job 5271:
## Runner2048
module Runner2048 (board_clk, VGA_R, VGA_G, VGA_B, hsync, vsync, clk, blank_n, rst, inputnums);
input board_clk, rst; 
input [3:0] inputnums; 
output hsync, vsync, clk, blank_n;
wire ce;  
clock_converter clocks(board_clk, rst, clk, ce);  
wire [9:0] xCount; 
wire [9:0] yCount;
wire ScreenArea;
VGA_Controller VGA(board_clk, rst, ce, xCount, yCount, ScreenArea, hsync, vsync, blank_n);
output reg [7:0]VGA_R, VGA_G, VGA_B;
reg R;
reg G;
reg B;
reg Rn, Gn, Bn;  
wire game_over;
wire win;
wire game_over_text = 1'b0;  
wire win_text = 1'b0;  
reg [11:0] row0[3:0];
reg [11:0] row1[3:0];
reg [11:0] row2[3:0];
reg [11:0] row3[3:0];
assign game_over = ((row0[0] !== row0[1]) && (row0[0] !== row1[0]) && (row0[1] !== row1[1]) && (row0[1] !== row0[2]) &&(row0[2] !== row1[2]) &&
	(row0[2] !== row0[3]) && (row0[3] !== row1[3]) && (row1[0] !== row1[1]) && (row1[0] !== row2[0]) && (row1[1] !== row2[1]) && 
	(row1[1] !== row1[2]) && (row1[2] !== row1[3]) && (row1[2] !== row2[2]) && (row1[3] !== row2[3]) && (row2[0] !== row2[1]) && 
	(row2[0] !== row3[0]) && (row2[1] !== row2[2]) && (row2[1] !== row3[1]) && (row2[2] !== row3[2]) && (row2[2] !== row2[3]) && 
	(row2[3] !== row3[3]) && (row3[0] !== row3[1]) && (row3[1] !== row3[2]) && (row3[2] !== row3[3])&&(row0[0] !== 0)&&
	(row0[1] !== 0)&&(row0[2] !== 0)&&(row0[3] !== 0)&&(row1[0] !== 0)&&(row1[1] !== 0)
	&&(row1[2] !== 0)&&(row1[3] !== 0)&&(row2[0] !== 0)&&(row2[1] !== 0)&&(row2[2] !== 0)
	&&(row2[3] !== 0)&&(row3[0] !== 0)&&(row3[1] !== 0)&&(row3[2] !== 0)&&(row3[3] !== 0));
assign win = ((row0[0] == 256) || (row0[1] == 256) || (row0[2] == 256) || (row0[3] == 256) || (row1[0] == 256) || (row1[1] == 256) || (row1[2] == 256) || (row1[3] == 256) || 
(row2[0] == 256) || (row2[1] == 256) || (row2[2] == 256) || (row2[3] == 256) || (row3[0] == 256) || (row3[1] == 256) || (row3[2] == 256) || (row3[3] == 256));
wire [15:0] squares1;
  ...
make LEC_CHECK=0 ABC_AREA=1 CAP_MARGIN=20 CELL_PAD_IN_SITES_DETAIL_PLACEMENT=1 CORE_MARGIN=6 CORE_UTILIZATION=41 CTS_CLUSTER_DIAMETER=152 GPL_TIMING_DRIVEN=0 MIN_ROUTING_LAYER=met2 PLACE_DENSITY_LB_ADDON=0.21 SLEW_MARGIN=20 TNS_END_PERCENT=75 finish   # period 20.0 ns
run.sh (not shown) runs the stock make flow with config.mk's settings and CLKGATE_MAP_FILE=.
Job 5271 did not finish; a tool error ended it in 5_1_grt.
### job 5271 -> job 6023
- removing PLACE_DENSITY_LB_ADDON (formerly 0.21)
- removing GPL_TIMING_DRIVEN (formerly 0)
- removing TNS_END_PERCENT (formerly 75)
- removing CELL_PAD_IN_SITES_DETAIL_PLACEMENT (formerly 1)
- changing CORE_UTILIZATION from 41 to 66
- changing CTS_CLUSTER_DIAMETER from 152 to 256
- removing MIN_ROUTING_LAYER (formerly met2)
- changing CORE_MARGIN from 6 to 2
- changing the clock period (ns, I/O delays scaled along) from 20.0 to 4.22
Findings:
Job 6023 had finished all stages when the layout checks came back failing, citing negative setup slack. In job 6023 relative to job 5271, instance area at placement had gone up slightly. Job 5271 -> job 6023: die height decreased by more than 10%. Relative to job 5271, die size has decreased by 40% in job 6023. For weighted congestion reported at the end of routability-driven placement, dividing the value from job 6023 by the value from job 5271 gives 0.855. Horizontal die dimension shrinks by more than 10% when moving from job 5271 to job 6023. Job 6023 against job 5271: total number of placement rows fell by 25, HPWL after detailed placement fell by about 28%, core utilization at floorplan rose by 25 points.
Here is what was changed in the inputs of job 3834 compared with job 6023.
- CORE_UTILIZATION now 16, was 66
- ABC_AREA no longer set, was 1
- CTS_CLUSTER_DIAMETER no longer set, was 256
- the clock period (ns, I/O delays scaled along) now 25.1, was 4.22
Results
Job 3834: all stages complete, timing, DRC and antenna checks passed
The count of placed standard cells in the final layout, fillers left out reported for job 3834 is greater than that of job 6023 by 475.
Register fraction of the total cell area for job 3834: 0.52 points up relative to job 6023
NOTE: maximum fanout along the worst path in job 3834 exceeds that of job 6023
Job 3834 vs. job 6023: register area comparable; number of antenna violations at the first check in global routing -14; non-clock buffer count lower; met2 track utilization from global routing has decreased.
Between job 3834 and job 6023, the layout overhead on the synthesized area is lower for job 6023.
Compared with job 6023, job 3834 shows a met1 track utilization from global routing that is 52 points lower.
Worst path buffer plus inverter count in job 3834 is 1 below job 6023.
The inputs of job 9920 differ from those of job 3834 as listed below.
- swapping 16 for 70 in CORE_UTILIZATION
- putting CTS_CLUSTER_SIZE at 19 where nothing was set
- swapping 25.1 for 4.17 in the clock period (ns, I/O delays scaled along)
--- outcome ---
- Between job 3834 and job 9920, the number of cells in the design after placement is higher for job 3834.
- Job 9920 -> job 3834: count of port buffers added during placement delta 0, exact match
- Job 3834 → job 9920: number of rows in the core area now sits lower; area of the mapped netlist now sits at about the same level; initial cell density of the core now sits higher; count of buffers added by post-CTS timing repair for setup now sits higher; area reported by Yosys stat now sits at about the same level.
- Diff job 3834..job 9920 | hold buffer count at CTS | unchanged
- Job 9920 — final HPWL from detailed placement 4.7% higher, job 3834 as reference
- The die of job 9920 is smaller than the one used in job 3834.
- Job 9920: it failed with a tool error in 5_1_grt, so there are no final results.

---

== north ==
Runner2048 again, from the RTL that the note above started with.
clock: 4.82 ns
lec_check: 0
cap_margin: 15
core_margin: 2
core_utilization: 70
cts_cluster_size: 30
setup_slack_margin: 1.22
slew_margin: 20
Status: north FAILED at global routing (5_1_grt) (tool error)
Input changes introduced in south (baseline for comparison: north):
- removing CTS_CLUSTER_SIZE (formerly 30)
- changing CORE_UTILIZATION from 70 to 65
- changing CAP_MARGIN from 15 to 20
Results
- south: PASS, flow complete, no timing, DRC or antenna violations
- Die width grows by a few percent when moving from north to south.
- Compared with north, buffers inserted during post-CTS setup optimization in south decreased by more than half.
- The final reports for south and north show area of placed instances higher in the former.
- HPWL after detailed placement (south over north): increase, 0.46%
- On south: die outline height is 3.7% higher than what north gave.
- Lower floorplan die area goes to north over south.
- On hold buffer count at CTS, north tracks south almost exactly.
Relative to south, the following input files were edited for east:
- a deleted SETUP_SLACK_MARGIN that had been 1.22
- a change of CORE_UTILIZATION from 65 to 40
- a change of the clock period (ns, I/O delays scaled along) from 4.82 to 7.3
Notes after the runs:
The run showing the smaller insertion delay of the later-clocked pin in the worst-skew pair is south.
Going from south to east, post-route cell area down about 11%; cell depth of the worst setup path down 3; count of plain and timing-repair buffers down 456.
Of south and east, east shows the higher post-route met1 wirelength, with south below it.
Summary of east over south: total via count after detailed routing dropped 9.6%.
When the final numbers for south and east were put side by side, the initial antenna violation count turned out to be smaller in east.
Run comparison: east library cell contributing the largest single delay on the critical path a211oi_2; south library cell contributing the largest single delay on the critical path dfrtp_2
The inputs of west differ from those of east as listed below.
- SETUP_SLACK_MARGIN newly set to 1.6
- CORE_UTILIZATION changed from 40 to 70
- the clock period (ns, I/O delays scaled along) changed from 7.3 to 6.34
Notes after the runs:
For east, the end point of the critical path was vert3[2][5]$_DFFE_PP0P_, unlike west, where it was row3[3][3]$_DFFE_PP0P_.
west went all the way through synthesis, placement and routing and the layout is clean on timing, DRC and antenna.
Looking at the reports, east completed the entire flow and the layout it produced met the timing, DRC and antenna checks.
Wire length on met2 | west below east
Die size: west is under east
Fmax: west above east

---

Setup of build 29:
Runner2048 again, from the RTL that the note above started with.
export LEC_CHECK = 0
export CAP_MARGIN = 5
export CELL_PAD_IN_SITES_DETAIL_PLACEMENT = 2
export CELL_PAD_IN_SITES_GLOBAL_PLACEMENT = 1
export CORE_MARGIN = 2
export CORE_UTILIZATION = 40
export CTS_CLUSTER_DIAMETER = 106
export MAX_ROUTING_LAYER = met4
export MIN_ROUTING_LAYER = met2
export SETUP_SLACK_MARGIN = 2.13
export SLEW_MARGIN = 40
export TNS_END_PERCENT = 40
create_clock -name core_clock -period 20.0 [get_ports {board_clk}]
Build 29 did not make it past global routing, where a tool error ended it.
What build 82 does differently from build 29 at the input level:
==> flow/config.mk <==
export PLATFORM = sky130hd
export DESIGN_NAME = Runner2048
export DESIGN_NICKNAME = Runner2048
export VERILOG_FILES = /design/flow/design.v
export SDC_FILE = /design/flow/constraint.sdc
export NUM_CORES = 4
export LEC_CHECK = 0
export CAP_MARGIN = 20
export CORE_MARGIN = 2
export CORE_UTILIZATION = 66
export SLEW_MARGIN = 20
==> flow/constraint.sdc <==
create_clock -name core_clock -period 4.44 [get_ports {board_clk}]
set_input_delay 0.8880 -clock core_clock [delete_from_list [all_inputs] [get_ports {board_clk}]]
set_output_delay 0.8880 -clock core_clock [all_outputs]
set_load 0.01 [all_outputs]
## What came out
What the final checks of build 82 revealed, after a flow that finished every stage, was a layout that fails on setup timing. Cmp build 29 and build 82 / cell total after placement / higher: build 82. Of build 29 and build 82, the lower final weighted congestion of routability-driven global placement belongs to build 29. Between build 29 and build 82, post-place setup slack is higher for build 29, build 82 comes in under that. Comparing build 29 and build 82, the higher placed instance area was measured on build 82. Comparing build 29 and build 82, the lower initial cell density of the core was measured on build 29. Reported for build 29 and build 82, cell area after synthesis turned out identical to the last digit. Changes observed in build 82 relative to build 29: sequential share of the synthesized area about even, post-CTS setup-driven buffer insertion count rose 24.
--- input diff build 82..build 5 ---
--- a/flow/config.mk
+++ b/flow/config.mk
@@ -9,3 +9,4 @@
 export CORE_MARGIN = 2
-export CORE_UTILIZATION = 66
+export CORE_UTILIZATION = 61
+export SETUP_SLACK_MARGIN = 2.39
 export SLEW_MARGIN = 20
==> flow/constraint.sdc <==
create_clock -name core_clock -period 8.69 [get_ports {board_clk}]
set_input_delay 1.7380 -clock core_clock [delete_from_list [all_inputs] [get_ports {board_clk}]]
set_output_delay 1.7380 -clock core_clock [all_outputs]
set_load 0.01 [all_outputs]
[summary]
Build 5: flow completed, timing, DRC and antenna clean
Delta (build 5 minus build 82): count of fill cells added during filler insertion went up by about 50%; sequential share of layout area moved up.
On count of multi-input combinational gates, build 82 and build 5 are neck and neck.
In the reports for build 82 and build 5, the larger met2 wire length belongs to build 82.
Maximum operating frequency sits lower in build 5 than in build 82.
Reported for build 82 and build 5, mean instance size in the synthesized netlist turned out identical to the last digit.
Of the two values seen for last element of the critical path, row3[3][8]$_DFFE_PP0P_ was produced by build 5 and vert3[3][3]$_DFFE_PP0P_ by build 82.
Input-level comparison between build 60 and build 5:
--- a/flow/config.mk
+++ b/flow/config.mk
@@ -9,4 +9,4 @@
 export CORE_MARGIN = 2
-export CORE_UTILIZATION = 61
-export SETUP_SLACK_MARGIN = 2.39
+export CORE_UTILIZATION = 40
+export SETUP_SLACK_MARGIN = -0.66
 export SLEW_MARGIN = 20
==> flow/constraint.sdc <==
create_clock -name core_clock -period 7.3 [get_ports {board_clk}]
set_input_delay 1.4600 -clock core_clock [delete_from_list [all_inputs] [get_ports {board_clk}]]
set_output_delay 1.4600 -clock core_clock [all_outputs]
set_load 0.01 [all_outputs]
Findings:
No stage failed in build 60, and the final checks on the layout all came back clean. Compared to build 5, the routing of build 60 uses more wire. First-pass GRT wire length (build 60 over build 5): increase, 5.4%. Taking build 5 as the reference, in build 60 final-layout non-clock buffer area share picked up an extra 0.50 points; clock distribution area overhead in the final layout grew by 0.19 points; total cell area at the placement stage went up by 820 µm²; final worst hold slack barely changed. Of build 5 and build 60, the run reporting the lower critical path's largest stage delay was build 60. Going from build 5 to build 60, the global-route usage was found to have gone down by 15 points. NOTE count of non-CTS buffers in the layout build 5->build 60 increased by more than a quarter. In the tables for build 5 and build 60, count of routing violations after the opening detailed-route iteration reads higher with build 5.
## Diff of input files: build 96 against build 60
--- a/flow/config.mk
+++ b/flow/config.mk
@@ -9,4 +9,4 @@
 export CORE_MARGIN = 2
-export CORE_UTILIZATION = 40
-export SETUP_SLACK_MARGIN = -0.66
+export CORE_UTILIZATION = 65
 export SLEW_MARGIN = 20
+export TNS_END_PERCENT = 5
==> flow/constraint.sdc <==
create_clock -name core_clock -period 15.5 [get_ports {board_clk}]
set_input_delay 3.1000 -clock core_clock [delete_from_list [all_inputs] [get_ports {board_clk}]]
set_output_delay 3.1000 -clock core_clock [all_outputs]
set_load 0.01 [all_outputs]
Findings:
Summary: with build 60 as the reference, well-tap cell count in build 96 moved down by more than a quarter. Lower arrival time reported for the critical path endpoint among build 60 and build 96: build 60.
diff inputs: build 96 => build 61
--- a/flow/config.mk
+++ b/flow/config.mk
@@ -9,4 +9,3 @@
 export CORE_MARGIN = 2
-export CORE_UTILIZATION = 65
+export CORE_UTILIZATION = 40
 export SLEW_MARGIN = 20
-export TNS_END_PERCENT = 5
==> flow/constraint.sdc <==
create_clock -name core_clock -period 8.93 [get_ports {board_clk}]
set_input_delay 1.7860 -clock core_clock [delete_from_list [all_inputs] [get_ports {board_clk}]]
set_output_delay 1.7860 -clock core_clock [all_outputs]
set_load 0.01 [all_outputs]
### Flow results
Multi-input gate share of total cell area was lower in build 61 than in build 96.
Diff build 96 -> build 61: first-iteration DRC count saw a decrease; critical path depth saw a decrease.
Build 61 against build 96: worst setup margin -6130 ps; final period utilization +26 points.
Looking at time the worst path needs with I/O delays and setup, build 61 sits 440 ps lower than build 96 does.
Looking at capture point of the worst path, the vert3[3][9]$_DFFE_PP0P_ result is from build 96; the row3[3][2]$_DFFE_PP0P_ one comes from build 61.
The run showing the greater final design instance area without fill is build 61.
Build 61 has completed all stages; timing, DRC and antenna checks passed.

---

Starting RTL as in the previous note.
Settings: LEC_CHECK=0, ABC_AREA=1, CAP_MARGIN=20, CORE_MARGIN=2, CORE_UTILIZATION=72, CTS_CLUSTER_DIAMETER=397, SLEW_MARGIN=20; clock period 10.7 ns.
The baseline passed the timing, DRC and antenna checks.
Then changed:
ABC_AREA = unset   (was 1)
CTS_CLUSTER_DIAMETER = unset   (was 397)
PLACE_DENSITY = 0.95   (was unset)
SETUP_SLACK_MARGIN = -0.31   (was unset)
TNS_END_PERCENT = 5   (was unset)
clock period = 4.49 ns   (was 10.7 ns; I/O delays follow)
Result: Now the flow did not get past global routing (5_1_grt). Die size shrinks by a few percent. Area after synthesis shrinks by a few percent. Synthesized cell count shrinks by a quarter to a third.
Then changed:
ABC_AREA = 1   (was unset)
CTS_CLUSTER_SIZE = 80   (was unset)
PLACE_DENSITY = unset   (was 0.95)
SETUP_SLACK_MARGIN = 1.6   (was -0.31)
TNS_END_PERCENT = unset   (was 5)
clock period = 6.34 ns   (was 4.49 ns; I/O delays follow)
Effect: Now the flow ran to the end with no violations. Die area is higher by 3.5%. Synthesized cell count rose by 36%. Synthesized area is higher by 3.6%.
Then changed:
CTS_CLUSTER_SIZE = unset   (was 80)
PLACE_DENSITY_LB_ADDON = 0.2   (was unset)
SETUP_SLACK_MARGIN = unset   (was 1.6)
TNS_END_PERCENT = 5   (was unset)
clock period = 15.5 ns   (was 6.34 ns; I/O delays follow)
The changed run completed without violations.
Final cell count is lower by 0.31%.
Flip-flop count is unchanged.
Critical path depth drops by 8.
Routed wire length decreases by 1.0%.
Sequential share of layout area went up by 0.22 points.
Global-route usage hardly moves.
Setup slack gains 7.5 ns.
Cell area shrinks by 0.96%.
